==> inputs of run a <==
Design acc_cpu, start of the top module:
module acc_cpu(
	input clk,
	input rst,
	output [7:0] imem_addr,
	input [15:0] imem_rdata,
	output reg dmem_req,
	output reg dmem_we,
	output reg [7:0] dmem_addr,
	output [7:0] dmem_wdata,
	input dmem_ack,
	input [7:0] dmem_rdata,
	input [7:0] in_data,
	input in_valid,
	output in_ready,
	output [7:0] out_data,
	output out_valid,
	input out_ready,
	output halted,
	output [7:0] acc,
	output flag_c,
	output flag_z,
	output flag_v
);
parameter S_F0 = 4'd0;    
parameter S_F1 = 4'd1;    
parameter S_DEC = 4'd2;   
parameter S_IND = 4'd3;   
parameter S_MEM = 4'd4;   
parameter S_EX = 4'd5;    
parameter S_ST = 4'd6;    
parameter S_MUL = 4'd7;   
parameter S_DIV = 4'd8;   
parameter S_DIVW = 4'd9;  
parameter S_IN = 4'd10;   
parameter S_OUT = 4'd11;  
parameter S_NX = 4'd12;   
parameter S_HLT = 4'd13;  
reg [3:0] state;
reg [7:0] pc, npc;
reg [15:0] ir;
reg [7:0] ACC;
reg C, Z, V;
reg [7:0] mdata;
reg [7:0] JSRaddrReg;
reg [7:0] InteruptAdrReg;
reg [3:0] HVPIReg;
reg [7:0] MULreg, MULreg2;
reg [7:0] DIVreg;
reg ev_ov, ev_bi, ev_ba;
wire [4:0] op = ir[15:11];
wire [2:0] mode = ir[10:8];
wire [7:0] imm = ir[7:0];
wire is_alu = (op[4:3] == 2'b00);
wire is_ld = (op == 5'b01000);
wire is_st = (op == 5'b01001);
wire is_shl = (op == 5'b01010);
wire is_shr = (op == 5'b01011);
wire is_in = (op == 5'b01100);
wire is_out = (op == 5'b01101);
wire is_hlt = (op == 5'b01110);
wire is_hv = (op == 5'b01111);
wire is_mul = (op == 5'b11000);
wire is_div = (op == 5'b11001);
wire is_br = (op == 5'b11010);
wire is_bz = (op == 5'b11011);
wire is_jsr = (op == 5'b11100);
wire is_rts = (op == 5'b11101);
  ...
==> flow/config.mk <==
export PLATFORM = sky130hd
export DESIGN_NAME = acc_cpu
export DESIGN_NICKNAME = acc_cpu
export VERILOG_FILES = /design/flow/design.v
export SDC_FILE = /design/flow/constraint.sdc
export NUM_CORES = 4
export LEC_CHECK = 0
export ABC_AREA = 1
export CAP_MARGIN = 20
export CORE_MARGIN = 2
export CORE_UTILIZATION = 65
export CTS_CLUSTER_DIAMETER = 363
export CTS_CLUSTER_SIZE = 98
export PLACE_DENSITY = 0.36
export SLEW_MARGIN = 20
==> flow/constraint.sdc <==
create_clock -name core_clock -period 3.32 [get_ports {clk}]
set_input_delay 0.6640 -clock core_clock [delete_from_list [all_inputs] [get_ports {clk}]]
set_output_delay 0.6640 -clock core_clock [all_outputs]
set_load 0.01 [all_outputs]
run.sh (not shown) runs the stock make flow with config.mk's settings and CLKGATE_MAP_FILE=.
==> run b (differences from run a) <==
==> flow/config.mk (replaced) <==
export PLATFORM = sky130hd
export DESIGN_NAME = acc_cpu
export DESIGN_NICKNAME = acc_cpu
export VERILOG_FILES = /design/flow/design.v
export SDC_FILE = /design/flow/constraint.sdc
export NUM_CORES = 4
export LEC_CHECK = 0
export CAP_MARGIN = 20
export CORE_MARGIN = 2
export CORE_UTILIZATION = 72
export PLACE_DENSITY = 0.79
export SLEW_MARGIN = 20
==> flow/constraint.sdc (replaced) <==
create_clock -name core_clock -period 4.84 [get_ports {clk}]
set_input_delay 0.9680 -clock core_clock [delete_from_list [all_inputs] [get_ports {clk}]]
set_output_delay 0.9680 -clock core_clock [all_outputs]
set_load 0.01 [all_outputs]
==> Slide: Implementation Results <==
Implementation Results

STA
  – Slew HR: 37.3%
  – Worst Slack Setup Final: -1.22 ns
  – Final setup vio count: 22

Status
  – Status: finished with violations
  – Violated checks: negative setup slack

Placement
  – HPWL Detailed: 17000 um

Yosys
  – Yosys cell count: 1050
Source of the figures above: run a

==> Slide: Implementation Results <==
Implementation Results

Status
  – Violated checks: negative setup slack
  – Status: finished with violations

STA
  – Slew HR: 30.6%
  – Worst Slack Setup Final: -0.0270 ns
  – Final setup vio count: 5

Placement
  – HPWL Detailed: 16600 um
  – Area after DPL: 0.00827 sq mm

Worst hold path
  – Hold path start: MULreg2[7]

Yosys
  – Yosys cell count: 912
  – Top post-synthesis cells by count: 125 x nor2_1, 122 x dfxtp_1, 69 x a21oi_1, 69 x nand2_1, 52 x mux2i_1
Source of the figures above: run b


========
==> 03-14 <==
Starting RTL as in the previous note.
make LEC_CHECK=0 ABC_AREA=1 CAP_MARGIN=20 CORE_MARGIN=2 CORE_UTILIZATION=72 CTS_CLUSTER_DIAMETER=277 CTS_CLUSTER_SIZE=37 HOLD_SLACK_MARGIN=0.3 PLACE_DENSITY=0.6 SETUP_SLACK_MARGIN=-0.11 SLEW_MARGIN=20 finish   # period 1.76 ns
==> 07-27: changes against 03-14 <==
- ABC_AREA: 1 -> not set
- CORE_UTILIZATION: 72 -> 70
- CTS_CLUSTER_DIAMETER: 277 -> not set
- HOLD_SLACK_MARGIN: 0.3 -> not set
- SETUP_SLACK_MARGIN: -0.11 -> not set
==> flow/constraint.sdc (replaced) <==
create_clock -name core_clock -period 2.14 [get_ports {clk}]
set_input_delay 0.4280 -clock core_clock [delete_from_list [all_inputs] [get_ports {clk}]]
set_output_delay 0.4280 -clock core_clock [all_outputs]
set_load 0.01 [all_outputs]
==> flow_summary.toml <==
# flow metrics
[run_status]
status = "aborted with a tool error"
stop_stage = "clock tree synthesis"
first-error = "[ERROR DPL-0038] Utilization greater than 100%, impossible to legalize"

[logic_synthesis]
synth.cellmix.simpleShare_pct = 23.5
ys_cells = 1050

[floorplanning]
coreArea_um2 = 9730
(the above is from 03-14)
==> flow_summary.toml <==
# flow metrics
[run_status]
stop_stage = "global routing"
status = "aborted with a tool error"
first-error = "[ERROR GRT-0116] Global routing finished with congestion. Check the congestion regions in the DRC Viewer."

[floorplanning]
coreArea_um2 = 10300
io_pins = 85

[logic_synthesis]
synth.cellmix.simpleShare_pct = 21.7
ys_cells = 912

[cts]
clock-sinks = 122

[global_routing]
met3_usage_pct = 59.9
(the above is from 07-27)

========
==> v5 <==
==> flow/design.v <==
`timescale 1ns / 1ps
module mux_2x1_rtl(in_0, in_1, select, out);
	input	select;
	input in_0; 
	input in_1;
	output out;
	assign out = (in_0 && ~select) || (in_1 && select);
endmodule
`timescale 1ns / 1ps
module mux_4x1_behavioral(in_0, in_1, in_2, in_3, select, out);
	input in_0;
	input in_1;
	input in_2;
	input in_3;
	input [1:0] select;
	output out;
	reg out;
	always@(select, in_0, in_1, in_2, in_3)
	begin
		case(select)
			2'b00: out = in_0;
			2'b01: out = in_1;
			2'b10: out = in_2;
			2'b11: out = in_3;
		endcase
	end
endmodule
`timescale 1ns / 1ps
module bfa_gl(in_0, in_1, carry_in, result, carry_out);
	input in_0, in_1, carry_in;
	output result, carry_out;
	wire w_xor, w_and_0, w_and_1;
	xor X0(w_xor, in_0, in_1);
	xor X1(result, w_xor, carry_in);
	and A0(w_and_0, w_xor, carry_in);
	and A1(w_and_1, in_0, in_1);
	or O1(carry_out, w_and_0, w_and_1);
endmodule
`timescale 1ns / 1ps
module alu_bitslice(in_a, in_b, in_carry, in_control, out_carry, out_result);
	input in_a, in_b, in_carry;
	input [2:0] in_control;
	wire w_xor_b_c0, w_invert_a, w_and_a_b, w_or_a_b, w_sum, w_2x1;
	output out_result;
	output out_carry;
	xor (w_xor_b_c0, in_b, in_control[0]);
	or  (w_or_a_b, in_a, w_xor_b_c0);
	and (w_and_a_b, in_a, w_xor_b_c0);
	not (w_invert_a, in_a);
	bfa_gl bfa (in_a, w_xor_b_c0, in_carry, w_sum, out_carry);
	mux_2x1_rtl mux_2x1 (w_invert_a, w_xor_b_c0, in_control[0], w_2x1);
	mux_4x1_behavioral mux_4x1 (w_sum, w_or_a_b, w_and_a_b, w_2x1, in_control[2:1], out_result);
endmodule
`timescale 1ns / 1ps
module n_bit_alu(a_in, b_in, control_in, sum_out, carry_out, overflow_out, zero_out);
	parameter n = 8;
	input [7:0] a_in;
	input [7:0] b_in;
	input [2:0] control_in;
	output [7:0] sum_out; 
	output carry_out, overflow_out, zero_out;
	wire [8:0] carry;
	wire is_zero_out;
	and is_zero(is_zero_out, ~sum_out[0], ~sum_out[1], ~sum_out[2], ~sum_out[3], ~sum_out[4], ~sum_out[5], ~sum_out[6], ~sum_out[7]);
	genvar i;
	assign carry_out = carry[n];
	assign overflow_out = carry[n - 1] ^ carry[n];
	assign zero_out = is_zero_out;
	assign carry[0] = control_in[0];
	alu_bitslice adder(a_in[0], b_in[0], carry[0], control_in, carry[1], sum_out[0]); 
	generate 
		for (i = 1; i < n; i = i + 1)
			begin: aluBitGen
				alu_bitslice adder(a_in[i], b_in[i], carry[i], control_in, carry[i+1], sum_out[i]);
			end
	endgenerate
endmodule
`timescale 1ns / 1ps
module acc_cpu(
	input clk,
	input rst,
	output [7:0] imem_addr,
	input [15:0] imem_rdata,
	output reg dmem_req,
	output reg dmem_we,
	output reg [7:0] dmem_addr,
	output [7:0] dmem_wdata,
	input dmem_ack,
	input [7:0] dmem_rdata,
	input [7:0] in_data,
	input in_valid,
	output in_ready,
	output [7:0] out_data,
	output out_valid,
	input out_ready,
	output halted,
	output [7:0] acc,
	output flag_c,
	output flag_z,
	output flag_v
);
parameter S_F0 = 4'd0;    
parameter S_F1 = 4'd1;    
parameter S_DEC = 4'd2;   
parameter S_IND = 4'd3;   
parameter S_MEM = 4'd4;   
parameter S_EX = 4'd5;    
parameter S_ST = 4'd6;    
parameter S_MUL = 4'd7;   
parameter S_DIV = 4'd8;   
parameter S_DIVW = 4'd9;  
parameter S_IN = 4'd10;   
parameter S_OUT = 4'd11;  
parameter S_NX = 4'd12;   
parameter S_HLT = 4'd13;  
reg [3:0] state;
reg [7:0] pc, npc;
reg [15:0] ir;
reg [7:0] ACC;
reg C, Z, V;
reg [7:0] mdata;
reg [7:0] JSRaddrReg;
reg [7:0] InteruptAdrReg;
reg [3:0] HVPIReg;
reg [7:0] MULreg, MULreg2;
reg [7:0] DIVreg;
reg ev_ov, ev_bi, ev_ba;
wire [4:0] op = ir[15:11];
wire [2:0] mode = ir[10:8];
wire [7:0] imm = ir[7:0];
wire is_alu = (op[4:3] == 2'b00);
wire is_ld = (op == 5'b01000);
wire is_st = (op == 5'b01001);
wire is_shl = (op == 5'b01010);
wire is_shr = (op == 5'b01011);
wire is_in = (op == 5'b01100);
wire is_out = (op == 5'b01101);
wire is_hlt = (op == 5'b01110);
wire is_hv = (op == 5'b01111);
wire is_mul = (op == 5'b11000);
wire is_div = (op == 5'b11001);
wire is_br = (op == 5'b11010);
wire is_bz = (op == 5'b11011);
wire is_jsr = (op == 5'b11100);
wire is_rts = (op == 5'b11101);
wire is_rti = (op == 5'b11110);
wire is_bad = (op[4:3] == 2'b10) || (op == 5'b11111);
wire bad_mode = (is_alu || is_ld) && (mode > 3'd2);
reg [7:0] alu_b;
reg [2:0] alu_ctl;
wire [7:0] alu_out;
wire alu_c, alu_v, alu_z;
n_bit_alu ALU(ACC, alu_b, alu_ctl, alu_out, alu_c, alu_v, alu_z);
always @(*) begin
	alu_b = (mode == 3'd0) ? imm : mdata;
	alu_ctl = op[2:0];
	if (state == S_MUL) begin
		alu_b = MULreg2;
		alu_ctl = 3'b000;
	end else if (state == S_DIV) begin
		alu_b = imm;
		alu_ctl = 3'b001;
	end
end
wire ovf_en = (HVPIReg == 4'b0000) || HVPIReg[0];
wire bi_en = (HVPIReg == 4'b0000) || HVPIReg[1];
wire ba_en = (HVPIReg == 4'b0000) || HVPIReg[2];
assign imem_addr = pc;
assign dmem_wdata = ACC;
assign in_ready = (state == S_IN);
assign out_valid = (state == S_OUT);
assign out_data = ACC;
assign halted = (state == S_HLT);
assign acc = ACC;
assign flag_c = C;
assign flag_z = Z;
assign flag_v = V;
always @(posedge clk) begin
	if (rst) begin
		state <= S_F0;
		pc <= 8'd0;
		npc <= 8'd0;
		ir <= 16'd0;
		ACC <= 8'd0;
		C <= 1'b0;
		Z <= 1'b0;
		V <= 1'b0;
		mdata <= 8'd0;
		JSRaddrReg <= 8'd0;
		InteruptAdrReg <= 8'd0;
		HVPIReg <= 4'd0;
		MULreg <= 8'd0;
		MULreg2 <= 8'd0;
		DIVreg <= 8'd0;
		ev_ov <= 1'b0;
		ev_bi <= 1'b0;
		ev_ba <= 1'b0;
		dmem_req <= 1'b0;
		dmem_we <= 1'b0;
		dmem_addr <= 8'd0;
	end else begin
		case (state)
		S_F0: begin
			ev_ov <= 1'b0;
			ev_bi <= 1'b0;
			ev_ba <= 1'b0;
			state <= S_F1;
		end
		S_F1: begin
			ir <= imem_rdata;
			state <= S_DEC;
		end
		S_DEC: begin
			npc <= pc + 8'd1;
			if (bad_mode) begin
				ev_ba <= 1'b1;
				state <= S_NX;
			end else if (is_bad) begin
				ev_bi <= 1'b1;
				state <= S_NX;
			end else if ((is_alu || is_ld) && mode == 3'd1) begin
				dmem_req <= 1'b1;
				dmem_we <= 1'b0;
				dmem_addr <= imm;
				state <= S_MEM;
			end else if ((is_alu || is_ld) && mode == 3'd2) begin
				dmem_req <= 1'b1;
				dmem_we <= 1'b0;
				dmem_addr <= imm;
				state <= S_IND;
			end else if (is_alu || is_ld) begin
				state <= S_EX;
			end else if (is_st) begin
				dmem_req <= 1'b1;
				dmem_we <= 1'b1;
				dmem_addr <= imm;
				state <= S_ST;
			end else if (is_mul) begin
				MULreg <= imm;
				MULreg2 <= ACC;
				state <= S_MUL;
			end else if (is_div) begin
				if (imm == 8'd0) begin
					ACC <= 8'hff;
					state <= S_NX;
				end else begin
					DIVreg <= 8'd0;
					state <= S_DIV;
				end
			end else if (is_in) begin
				state <= S_IN;
			end else if (is_out) begin
				state <= S_OUT;
			end else if (is_hlt) begin
				state <= S_HLT;
			end else begin
				if (is_shl) ACC <= {ACC[6:0], 1'b0};
				if (is_shr) ACC <= {1'b0, ACC[7:1]};
				if (is_hv) HVPIReg <= imm[3:0];
				if (is_br || (is_bz && Z)) npc <= imm;
				if (is_jsr) begin
					JSRaddrReg <= pc + 8'd1;
					npc <= imm;
				end
				if (is_rts) npc <= JSRaddrReg;
				if (is_rti) npc <= InteruptAdrReg;
				state <= S_NX;
			end
		end
		S_IND: begin
			if (dmem_ack) begin
				dmem_req <= 1'b0;
				dmem_addr <= dmem_rdata;
				state <= S_MEM;
			end else if (!dmem_req) begin
				dmem_req <= 1'b1;
			end
		end
		S_MEM: begin
			if (dmem_ack) begin
				dmem_req <= 1'b0;
				mdata <= dmem_rdata;
				state <= S_EX;
			end else begin
				dmem_req <= 1'b1;
			end
		end
		S_EX: begin
			if (is_ld) begin
				ACC <= (mode == 3'd0) ? imm : mdata;
			end else begin
				ACC <= alu_out;
				C <= alu_c;
				Z <= alu_z;
				V <= alu_v;
				ev_ov <= alu_v;
			end
			state <= S_NX;
		end
		S_ST: begin
			if (dmem_ack) begin
				dmem_req <= 1'b0;
				dmem_we <= 1'b0;
				state <= S_NX;
			end
		end
		S_MUL: begin
			ACC <= alu_out;
			MULreg <= MULreg - 8'd1;
			if (MULreg == 8'd2) state <= S_NX;
		end
		S_DIV: begin
			if (alu_c) begin
				ACC <= alu_out;
				DIVreg <= DIVreg + 8'd1;
			end else begin
				state <= S_DIVW;
			end
		end
		S_DIVW: begin
			ACC <= DIVreg;
			state <= S_NX;
		end
		S_IN: begin
			if (in_valid) begin
				ACC <= in_data;
				state <= S_NX;
			end
		end
		S_OUT: begin
			if (out_ready) state <= S_NX;
		end
		S_NX: begin
			if (ev_ov && ovf_en) begin
				InteruptAdrReg <= npc;
				pc <= 8'd100;
			end else if (ev_bi && bi_en) begin
				InteruptAdrReg <= npc;
				pc <= 8'd110;
			end else if (ev_ba && ba_en) begin
				InteruptAdrReg <= npc;
				pc <= 8'd120;
			end else begin
				pc <= npc;
			end
			state <= S_F0;
		end
		S_HLT: begin
		end
		default: state <= S_F0;
		endcase
	end
end
endmodule
==> flow/run.sh <==
#!/bin/bash
# the make line also repeats each setting of config.mk as NAME=value (left out here)
make -C /OpenROAD-flow-scripts/flow DESIGN_CONFIG=/design/flow/config.mk WORK_HOME=/design/flow/orfs CLKGATE_MAP_FILE= finish
==> flow/config.mk <==
export PLATFORM = sky130hd
export DESIGN_NAME = acc_cpu
export DESIGN_NICKNAME = acc_cpu
export VERILOG_FILES = /design/flow/design.v
export SDC_FILE = /design/flow/constraint.sdc
export NUM_CORES = 4
export LEC_CHECK = 0
export CAP_MARGIN = 5
export CORE_ASPECT_RATIO = 1.15
export CORE_MARGIN = 7
export CORE_UTILIZATION = 36
export CTS_CLUSTER_DIAMETER = 365
export GPL_ROUTABILITY_DRIVEN = 0
export PLACE_DENSITY_LB_ADDON = 0.26
export SETUP_SLACK_MARGIN = -0.53
export SLEW_MARGIN = 20
export TNS_END_PERCENT = 30
==> flow/constraint.sdc <==
create_clock -name core_clock -period 8.47 [get_ports {clk}]
set_input_delay 1.6940 -clock core_clock [delete_from_list [all_inputs] [get_ports {clk}]]
set_output_delay 1.6940 -clock core_clock [all_outputs]
set_load 0.01 [all_outputs]
==> inputs of v7, as changes to v5 <==
ABC_AREA = 1   (was not set)
CAP_MARGIN = 0   (was 5)
CORE_ASPECT_RATIO = not set   (was 1.15)
CORE_MARGIN = 2   (was 7)
CORE_UTILIZATION = 72   (was 36)
CTS_CLUSTER_DIAMETER = 277   (was 365)
CTS_CLUSTER_SIZE = 37   (was not set)
GPL_ROUTABILITY_DRIVEN = not set   (was 0)
PLACE_DENSITY = 0.6   (was not set)
PLACE_DENSITY_LB_ADDON = not set   (was 0.26)
SETUP_SLACK_MARGIN = 0.29   (was -0.53)
TNS_END_PERCENT = not set   (was 30)
==> flow/constraint.sdc (replaced) <==
create_clock -name core_clock -period 1.76 [get_ports {clk}]
set_input_delay 0.3520 -clock core_clock [delete_from_list [all_inputs] [get_ports {clk}]]
set_output_delay 0.3520 -clock core_clock [all_outputs]
set_load 0.01 [all_outputs]
==> run summary <==
Figures from the flow reports.

Outcome:
- The run stopped with a tool error.
- The run gives the last flow stage reached as detailed placement.
- The first error in the log reads "[ERROR DPL-0033] detailed placement checks failed during check placement".

Floorplan:
- The run puts the width of the chip at about 100 µm.

Yosys:
- The area fraction of the largest cell type after synthesis is ~34%.
- The run puts the fraction of the mapped netlist area in simple logic gates at a little under a quarter.
- The run gives the total nets after synthesis as 1114.
- In this run the mean area of a mapped cell was slightly below 7 µm².
- The run gives the number of instances in the synthesized netlist as between 1k and 1.5k.
- The run gives the distinct cell type count of the synthesized netlist as approximately 50.
- The run gives the most common cell in the synthesized netlist as sky130_fd_sc_hd__nand2_1.
- By area the synthesized netlist is led by sky130_fd_sc_hd__dfxtp_1 34%, sky130_fd_sc_hd__nand2_1 9.9%, sky130_fd_sc_hd__a21oi_1 8.0%.
(the above is from v7)
==> run summary <==
Notes from the flow run.

Yosys:
- By area the synthesized netlist is led by sky130_fd_sc_hd__dfxtp_1 33%, sky130_fd_sc_hd__mux2i_1 7.0%, sky130_fd_sc_hd__nor2_1 6.3%.
- The run gives the distinct cell type count of the synthesized netlist as roughly 86.
- Of the post-synthesis cell area, the dominant cell type holds 32.87%.
- The run puts the total nets after synthesis at a little under 1k.
- Per the synthesis report, the simple-gate share of the synthesized area is between 20% and 30%.
- By instance count, the leading cell after synthesis is sky130_fd_sc_hd__nor2_1.
- The run gives the number of instances in the synthesized netlist as 912.
- Averaged over all synthesized cells, the footprint is roughly 8 µm².

Floorplan:
- The run puts the width of the chip at between 100 and 150 µm.

Pwr:
- The run gives the switching share of power as 25.48%.

Outcome:
- The run finished with no timing, DRC or antenna violations.

Min path:
- The run gives the destination of the worst hold path as mdata[3].

Critical path:
- Walking the worst path, the cells encountered are inv_1, mux2_2, fa_1, fa_1, fa_1, fa_1, fa_1, fa_1, inv_1, fa_1, a21oi_1, and3_1, and4_1, nor3_1.
(the above is from v5)
No activity file was given, so power comes from the tool's default toggle rates.
